## audio_core
module audio_core(
	input clk,          
	input rst,          
	input tick,         
	input tick_1m,      
	input [15:0] accel_z,     
	input accel_valid,        
	output wire beat,   
	output [7:0] LED,   
	input PB_PLY, 	     
	input [3:0]  VOL,	  
	output P,		     
	output [3:0] SEGA,  
	output [7:0] SEGD,  
	output [7:0] BPM,   
	input [15:0] DATA,	  
	output note_req,      
	output song_end       
	);
==> flow/config.mk <==
export PLATFORM = sky130hd
export DESIGN_NAME = audio_core
export DESIGN_NICKNAME = audio_core
export VERILOG_FILES = /design/flow/design.v
export SDC_FILE = /design/flow/constraint.sdc
export NUM_CORES = 4
export LEC_CHECK = 0
export ABC_AREA = 1
export CAP_MARGIN = 20
export CORE_MARGIN = 2
export CORE_UTILIZATION = 52
export PLACE_DENSITY = 0.55
export SLEW_MARGIN = 20
==> flow/constraint.sdc <==
create_clock -name core_clock -period 6.53 [get_ports {clk}]
set_input_delay 1.3060 -clock core_clock [delete_from_list [all_inputs] [get_ports {clk}]]
set_output_delay 1.3060 -clock core_clock [all_outputs]
set_load 0.01 [all_outputs]
run.sh (not shown) runs the stock make flow with config.mk's settings and CLKGATE_MAP_FILE=.
The first run completed and failed the layout checks on negative setup slack.
Next try:
ABC_AREA = not set   (was 1)
CORE_UTILIZATION = 53   (was 52)
PLACE_DENSITY = not set   (was 0.55)
SETUP_SLACK_MARGIN = -0.4   (was not set)
clock period = 4.8 ns   (was 6.53 ns; I/O delays follow)
Effect:
- The changed run produced a layout that fails on negative setup slack
- die area increases by 2.9%
- global-route usage is lower by 0.15 points
- wire length goes up by 6.3%
- cell area went up by about 13%
- power climbs by about 26%
- worst setup slack gains 6.8 ns
- combinational power came out higher by about 11%
- final cell count drops by 5.4%
- hold slack gets better by 0.019 ns
- core utilization rises by 7.2 points
- first-iteration DRC count goes up by about 30%
Next try:
CORE_UTILIZATION = 64   (was 53)
HOLD_SLACK_MARGIN = 0.3   (was not set)
SETUP_SLACK_MARGIN = -0.3   (was -0.4)
clock period = 4.14 ns   (was 4.8 ns; I/O delays follow)
Now the flow never finished: it broke off in global routing, error GRT-0116.
Synthesized cell count does not change.
Area after synthesis is unchanged.
Die size went down by 17%.
Next try:
SETUP_SLACK_MARGIN = -0.26   (was -0.3)
clock period = 3.48 ns   (was 4.14 ns; I/O delays follow)
The new run failed in global routing (GRT-0116).
Synthesized cell count stays the same.
Die size stays the same.
Area after synthesis is unchanged.

* * *

audio_core again, from the RTL that the note above started with.
Settings: LEC_CHECK=0, CAP_MARGIN=20, CORE_MARGIN=3, CORE_UTILIZATION=35, CTS_CLUSTER_DIAMETER=33, PLACE_DENSITY_LB_ADDON=0.17, SLEW_MARGIN=20; clock period 10.0 ns.
==> next run, changes <==
ABC_AREA = 0   (was unset)
CAP_MARGIN = 40   (was 20)
CORE_ASPECT_RATIO = 1.12   (was unset)
CORE_UTILIZATION = 63   (was 35)
CTS_CLUSTER_DIAMETER = 242   (was 33)
GPL_ROUTABILITY_DRIVEN = 1   (was unset)
GPL_TIMING_DRIVEN = 1   (was unset)
MIN_ROUTING_LAYER = met2   (was unset)
PLACE_DENSITY_LB_ADDON = 0.07   (was 0.17)
SETUP_SLACK_MARGIN = -0.11   (was unset)
SLEW_MARGIN = 25   (was 20)
Result: The changed run ended with an error in 5_1_grt (GRT-0116); synthesized cell count does not change; synthesized area stays the same; die size shrinks by 44%.

* * *

== the baseline ==
Starting RTL as in the previous note.
==> flow/design.v (excerpt) <==
module audio_core(
	input clk,          
	input rst,          
	input tick,         
	input tick_1m,      
	input [15:0] accel_z,     
	input accel_valid,        
	output wire beat,   
	output [7:0] LED,   
	input PB_PLY, 	     
	input [3:0]  VOL,	  
	output P,		     
	output [3:0] SEGA,  
	output [7:0] SEGD,  
	output [7:0] BPM,   
	input [15:0] DATA,	  
	output note_req,      
	output song_end       
	);
Settings: LEC_CHECK=0, ABC_AREA=1, CAP_MARGIN=20, CORE_MARGIN=2, CORE_UTILIZATION=72, CTS_CLUSTER_DIAMETER=380, CTS_CLUSTER_SIZE=100, PLACE_DENSITY_LB_ADDON=0.04, SETUP_SLACK_MARGIN=2.49, SLEW_MARGIN=20; clock period 10.0 ns.
The baseline did not finish: a tool error stopped it during global routing (5_1_grt).
Edits applied to the flow inputs when going from the baseline to the candidate:
==> flow/config.mk <==
export PLATFORM = sky130hd
export DESIGN_NAME = audio_core
export DESIGN_NICKNAME = audio_core
export VERILOG_FILES = /design/flow/design.v
export SDC_FILE = /design/flow/constraint.sdc
export NUM_CORES = 4
export LEC_CHECK = 0
export CAP_MARGIN = 20
export CORE_MARGIN = 2
export CORE_UTILIZATION = 64
export SETUP_SLACK_MARGIN = 2.0
export SLEW_MARGIN = 20
==> flow/constraint.sdc <==
create_clock -name core_clock -period 6.78 [get_ports {clk}]
set_input_delay 1.3560 -clock core_clock [delete_from_list [all_inputs] [get_ports {clk}]]
set_output_delay 1.3560 -clock core_clock [all_outputs]
set_load 0.01 [all_outputs]
Findings:
Tool error GRT-0232 stopped the candidate during global routing (5_1_grt); no final results. The candidate falls short of the baseline in area after synthesis. When the candidate is set beside the baseline, its chip area in the Yosys report turns out to be 4.9% larger. The total clock sinks was comparable across the baseline and the candidate. Diff the baseline -> the candidate: synthesized-area fraction occupied by ao, oa, aoi and oai cells now larger, CTS buffer count now larger, number of instances in the synthesized netlist now smaller. Routability congestion estimate from global placement down 15% in the candidate wrt the baseline. Relative to the baseline, row count has gone up in the candidate.

* * *

Setup of v24:
Starting RTL as in the previous note.
clock: 11.8 ns
lec_check: 0
cap_margin: 30
cell_pad_in_sites_global_placement: 0
core_aspect_ratio: 0.84
core_margin: 2
core_utilization: 27
cts_cluster_diameter: 361
cts_cluster_size: 72
gpl_routability_driven: 0
gpl_timing_driven: 0
max_routing_layer: met5
min_routing_layer: met2
place_density_lb_addon: 0.17
setup_slack_margin: 1.63
slew_margin: 40
tns_end_percent: 90
Stage in which a tool error killed v24: global routing (5_1_grt).
## Diff of input files: v28 against v24
Settings: changing CORE_UTILIZATION from 27 to 56; changing CAP_MARGIN from 30 to 20; removing CELL_PAD_IN_SITES_GLOBAL_PLACEMENT (formerly 0); removing MIN_ROUTING_LAYER (formerly met2); removing MAX_ROUTING_LAYER (formerly met5); removing GPL_TIMING_DRIVEN (formerly 0); removing GPL_ROUTABILITY_DRIVEN (formerly 0); removing TNS_END_PERCENT (formerly 90); changing SLEW_MARGIN from 40 to 20; removing PLACE_DENSITY_LB_ADDON (formerly 0.17); removing CORE_ASPECT_RATIO (formerly 0.84); removing CTS_CLUSTER_DIAMETER (formerly 361); removing CTS_CLUSTER_SIZE (formerly 72); changing SETUP_SLACK_MARGIN from 1.63 to 1.32; changing the clock period (ns, I/O delays scaled along) from 11.8 to 4.8.
Results
- Of v28 and v24, not a single run came through the flow clean.
- v28 got as far as global routing (5_1_grt), where a tool error ended the run.
- v24 did not run to completion, as it errored out during global routing (5_1_grt).
- Max fraction of the core area occupied by cells at floorplan across v28 and v24: v28
- Summary of v28 over v24: die height dropped about 24%; number of unique standard cell types used by synthesis barely changed; TritonCTS buffer count climbed 18; die size dropped about 50%.
- On v28: half-perimeter wire length after placement is 4.0% higher than what v24 gave.
- Delta (v28 minus v24): core outline area saw a decrease; horizontal die size shows a reduction of about 36%.

* * *

Starting RTL as in the previous note.
==> flow/design.v (excerpt) <==
module audio_core(
	input clk,          
	input rst,          
	input tick,         
	input tick_1m,      
	input [15:0] accel_z,     
	input accel_valid,        
	output wire beat,   
	output [7:0] LED,   
	input PB_PLY, 	     
	input [3:0]  VOL,	  
	output P,		     
	output [3:0] SEGA,  
	output [7:0] SEGD,  
	output [7:0] BPM,   
	input [15:0] DATA,	  
	output note_req,      
	output song_end       
	);
==> flow/config.mk <==
export PLATFORM = sky130hd
export DESIGN_NAME = audio_core
export DESIGN_NICKNAME = audio_core
export VERILOG_FILES = /design/flow/design.v
export SDC_FILE = /design/flow/constraint.sdc
export NUM_CORES = 4
export LEC_CHECK = 0
export ABC_AREA = 1
export CAP_MARGIN = 20
export CORE_MARGIN = 2
export CORE_UTILIZATION = 69
export CTS_CLUSTER_DIAMETER = 390
export CTS_CLUSTER_SIZE = 99
export PLACE_DENSITY = 0.37
export SLEW_MARGIN = 20
export TNS_END_PERCENT = 5
==> flow/constraint.sdc <==
create_clock -name core_clock -period 4.81 [get_ports {clk}]
set_input_delay 0.9620 -clock core_clock [delete_from_list [all_inputs] [get_ports {clk}]]
set_output_delay 0.9620 -clock core_clock [all_outputs]
set_load 0.01 [all_outputs]
The first run did not get past global routing.
Edit:
Settings changed: SETUP_SLACK_MARGIN set to -0.34, TNS_END_PERCENT 5 to unset.
Clock period 4.81 ns to 4.79 ns, I/O delays scaled along.
Effect:
- The changed run did not get past clock tree synthesis
- synthesized cell count does not change
- area after synthesis does not change
- die size stays the same
Edit:
Settings changed: ABC_AREA 1 to 0, CORE_UTILIZATION 69 to 27, CTS_CLUSTER_DIAMETER 390 to unset, CTS_CLUSTER_SIZE 99 to 55, GPL_TIMING_DRIVEN set to 1, MIN_ROUTING_LAYER set to met2, PLACE_DENSITY 0.37 to unset, PLACE_DENSITY_LB_ADDON set to 0.05, SETUP_SLACK_MARGIN -0.34 to unset, TNS_END_PERCENT set to 70.
Effect:
- This time the run finished but fails on negative setup slack
- area after synthesis increases by 4.9%
- die area increases to 2.6 times its value
- synthesized cell count decreases by 10%
Edit:
Settings changed: ABC_AREA 0 to unset, CORE_UTILIZATION 27 to 35, CTS_CLUSTER_SIZE 55 to unset, GPL_TIMING_DRIVEN 1 to unset, MIN_ROUTING_LAYER met2 to unset, PLACE_DENSITY set to 0.55, PLACE_DENSITY_LB_ADDON 0.05 to unset, TNS_END_PERCENT 70 to unset.
Clock period 4.79 ns to 10.1 ns, I/O delays scaled along.
The changed run went through all stages and came out clean.
Core utilization shrinks by 5.0 points.
Final area shrinks by 32%.
Clock skew grows by 0.020 ns.
Sequential cell count stays the same.
Edit:
Settings changed: CORE_UTILIZATION 35 to 72, SETUP_SLACK_MARGIN set to 1.54, TNS_END_PERCENT set to 5.
Clock period 10.1 ns to 5.15 ns, I/O delays scaled along.
After rerunning:
- The changed run never finished: it broke off in clock tree synthesis
- synthesized cell count is unchanged
- die size falls by 51%
- synthesized area stays the same
Edit:
Settings changed: CORE_UTILIZATION 72 to 43, PLACE_DENSITY 0.55 to unset, PLACE_DENSITY_LB_ADDON set to 0.01, SETUP_SLACK_MARGIN 1.54 to 2.92, TNS_END_PERCENT 5 to unset.
Clock period 5.15 ns to 10.0 ns, I/O delays scaled along.
Outcome: With this change the flow went through all stages and came out clean. Synthesized area stays the same. Die size climbs by 66%. Synthesized cell count does not change.

* * *

== v9 ==
audio_core again, from the RTL that the note above started with.
## audio_core
module audio_core(
	input clk,          
	input rst,          
	input tick,         
	input tick_1m,      
	input [15:0] accel_z,     
	input accel_valid,        
	output wire beat,   
	output [7:0] LED,   
	input PB_PLY, 	     
	input [3:0]  VOL,	  
	output P,		     
	output [3:0] SEGA,  
	output [7:0] SEGD,  
	output [7:0] BPM,   
	input [15:0] DATA,	  
	output note_req,      
	output song_end       
	);
Settings: LEC_CHECK=0, CAP_MARGIN=20, CORE_MARGIN=2, CORE_UTILIZATION=64, CTS_CLUSTER_SIZE=33, HOLD_SLACK_MARGIN=0.3, SLEW_MARGIN=20; clock period 3.94 ns.
Flow for v9 halted at global routing (5_1_grt), error code GRT-0116.
> inputs changed (v9 -> v11)
Settings: swapping 20 for 35 in CAP_MARGIN; putting CELL_PAD_IN_SITES_DETAIL_PLACEMENT at 2 where nothing was set; swapping 64 for 40 in CORE_UTILIZATION; clearing CTS_CLUSTER_SIZE, which used to be 33; swapping 3.94 for 4.9 in the clock period (ns, I/O delays scaled along).
Notes after the runs:
The count of mapped cells out of synthesis on v11 is in line with that on v9. Delta (v11 minus v9): post-synthesis area per instance level; global placer's final weighted congestion moved down; area fraction in full adders, half adders and majority gates level; area after synthesis level. Placeable core area (higher): v11. Going from v9 to v11, flip-flop and latch count after synthesis did not really move; die size went up; starting utilization of the core area went down; number of placement rows went up. As the logs show, v11 stopped at detailed placement (3_5_place_dp) after a tool error, so it never reached the end of the flow.
Here is what was changed in the inputs of v15 compared with v11.
Settings: CORE_UTILIZATION changed from 40 to 61; CELL_PAD_IN_SITES_DETAIL_PLACEMENT removed (was 2); CAP_MARGIN changed from 35 to 20; HOLD_SLACK_MARGIN removed (was 0.3); the clock period (ns, I/O delays scaled along) changed from 4.9 to 5.03.
Of v11 and v15, none finishes clean. Stage in which a tool error killed v15: global routing (5_1_grt). v11 never completed; the flow aborted with a tool error in detailed placement (3_5_place_dp). As far as area share of xor/xnor cells in the synthesized design goes, v15 and v11 are indistinguishable; the numbers are identical. Core outline area sits lower in v15 than in v11. v15 -> v11: average footprint of a synthesized cell delta 0, exact match. Between v11 and v15, the difference in simple logic cell fraction of the synthesized area is negligible. In the metrics for v11 and v15, the one carrying the higher core utilization before placement is v15. Per the comparison of v15 with v11, area enclosed by the die boundary fell by 34%, row count lost about 20%, synthesized cell count held steady, final weighted congestion of routability-driven global placement saw an increase. Re area after synthesis: no difference whatsoever between v15 and v11. Diff v15..v11 | post-synth area from yosys stat | negligible.
Edits applied to the flow inputs when going from v15 to v41:
Settings: setting CELL_PAD_IN_SITES_DETAIL_PLACEMENT to 2 for the first time; changing CAP_MARGIN from 20 to 35; changing CORE_UTILIZATION from 61 to 40; changing the clock period (ns, I/O delays scaled along) from 5.03 to 10.0.
[summary]
- Looking at the reports, v41 completed the entire flow and the layout it produced met the timing, design-rule and antenna checks.
- Compared with v15, v41 shows a total CTS buffers that is about 8% higher.
- Diff v15..v41 | buffer levels on the longest clock path | unchanged
- Compared with v15, in v41 post-CTS setup repair buffer count decreased 71; floorplan row count picked up an extra 19.
- v15 -> v41: die area increased by more than half
- When v41 is measured against v15, its floorplan die width turns out 23% higher.
- Summary — routability congestion estimate, v41 relative to v15: lower, by 27%.
- Looking at standard cell area after detailed placement across v15 and v41, the one that comes out higher is v15.
- v41: placed cell count lower than v15
- Between v15 and v41, the part of the Yosys area used for sequential elements does not differ in any meaningful way.
- Between v41 and v15, the mux cell area share after synthesis figures differ only marginally.

* * *

Starting RTL as in the previous note.
clock: 3.86 ns
lec_check: 0
cap_margin: 20
core_margin: 2
core_utilization: 68
cts_cluster_diameter: 315
cts_cluster_size: 33
hold_slack_margin: 0.3
slew_margin: 20
The baseline never finished: it broke off in clock tree synthesis.
Edit:
- CORE_UTILIZATION: 68 -> 58
- CTS_CLUSTER_DIAMETER: 315 -> unset
- CTS_CLUSTER_SIZE: 33 -> unset
- HOLD_SLACK_MARGIN: 0.3 -> unset
- PLACE_DENSITY: unset -> 0.55
- SETUP_SLACK_MARGIN: unset -> -0.56
- clock period: 3.86 -> 6.95 ns (I/O delays scaled with it)
Result: Now the flow completed, yet does not pass: setup timing. Synthesized cell count stays the same. Area after synthesis is unchanged. Die area goes up by 17%.
Edit:
- CORE_UTILIZATION: 58 -> 69
- CTS_CLUSTER_DIAMETER: unset -> 390
- CTS_CLUSTER_SIZE: unset -> 99
- PLACE_DENSITY: 0.55 -> 0.37
- SETUP_SLACK_MARGIN: -0.56 -> unset
- clock period: 6.95 -> 5.84 ns (I/O delays scaled with it)
Outcome: This time the run died in global routing; synthesized cell count is unchanged; synthesized area is unchanged; die area shrinks by 16%.
Edit:
- ABC_AREA: unset -> 1
- PLACE_DENSITY: 0.37 -> 0.86
- clock period: 5.84 -> 4.81 ns (I/O delays scaled with it)
After rerunning: This time the run failed in clock tree synthesis with DPL-0038; synthesized cell count is higher by 11%; die area is lower by 4.6%; synthesized area is lower by 4.7%.

* * *

Setup of onyx:
audio_core again, from the RTL that the note above started with.
Settings: LEC_CHECK=0, CAP_MARGIN=35, CELL_PAD_IN_SITES_DETAIL_PLACEMENT=2, CORE_MARGIN=2, CORE_UTILIZATION=40, HOLD_SLACK_MARGIN=0.3, SLEW_MARGIN=20, TNS_END_PERCENT=55; clock period 9.03 ns.
| onyx | all stages done | FAIL | setup timing |
The inputs of tundra differ from those of onyx as listed below.
Settings: TNS_END_PERCENT no longer set, was 55; SETUP_SLACK_MARGIN now -0.3, previously not set; CTS_CLUSTER_SIZE now 33, previously not set; CAP_MARGIN now 0, was 35; CORE_UTILIZATION now 64, was 40; CELL_PAD_IN_SITES_DETAIL_PLACEMENT no longer set, was 2; the clock period (ns, I/O delays scaled along) now 3.52, was 9.03.
tundra against onyx: x dimension of the die fell by 21%, synthesized cell count stayed essentially flat. Taking onyx as the reference, in tundra number of resized instances in the post-cts repair step has increased, cell area reported after detailed placement saw an increase. Depth of the CTS H-tree came out exactly the same in onyx and tundra. tundra did not finish; the tool stopped in global routing with error GRT-0116. Total placed cells including tap cells (tundra over onyx): increase, 718.
Here is what was changed in the inputs of pepper compared with tundra.
Settings: CORE_UTILIZATION changed from 64 to 60; SLEW_MARGIN changed from 20 to 40; CTS_CLUSTER_SIZE removed (was 33); CAP_MARGIN changed from 0 to 20; the clock period (ns, I/O delays scaled along) changed from 3.52 to 3.56.
==> comparison <==
pepper got as far as global routing, where a tool error ended the run. Placed instance area, pepper and tundra: lower on tundra. pepper -> tundra: per-instance average area after synthesis delta 0, exact match. pepper vs tundra on core outline area: pepper is the higher one. Clock sink count: tundra vs pepper identical. Against tundra, pepper comes in about 6.5% higher on area of the die.
Power figures rest on the tool's default switching activity, not on a simulated workload.
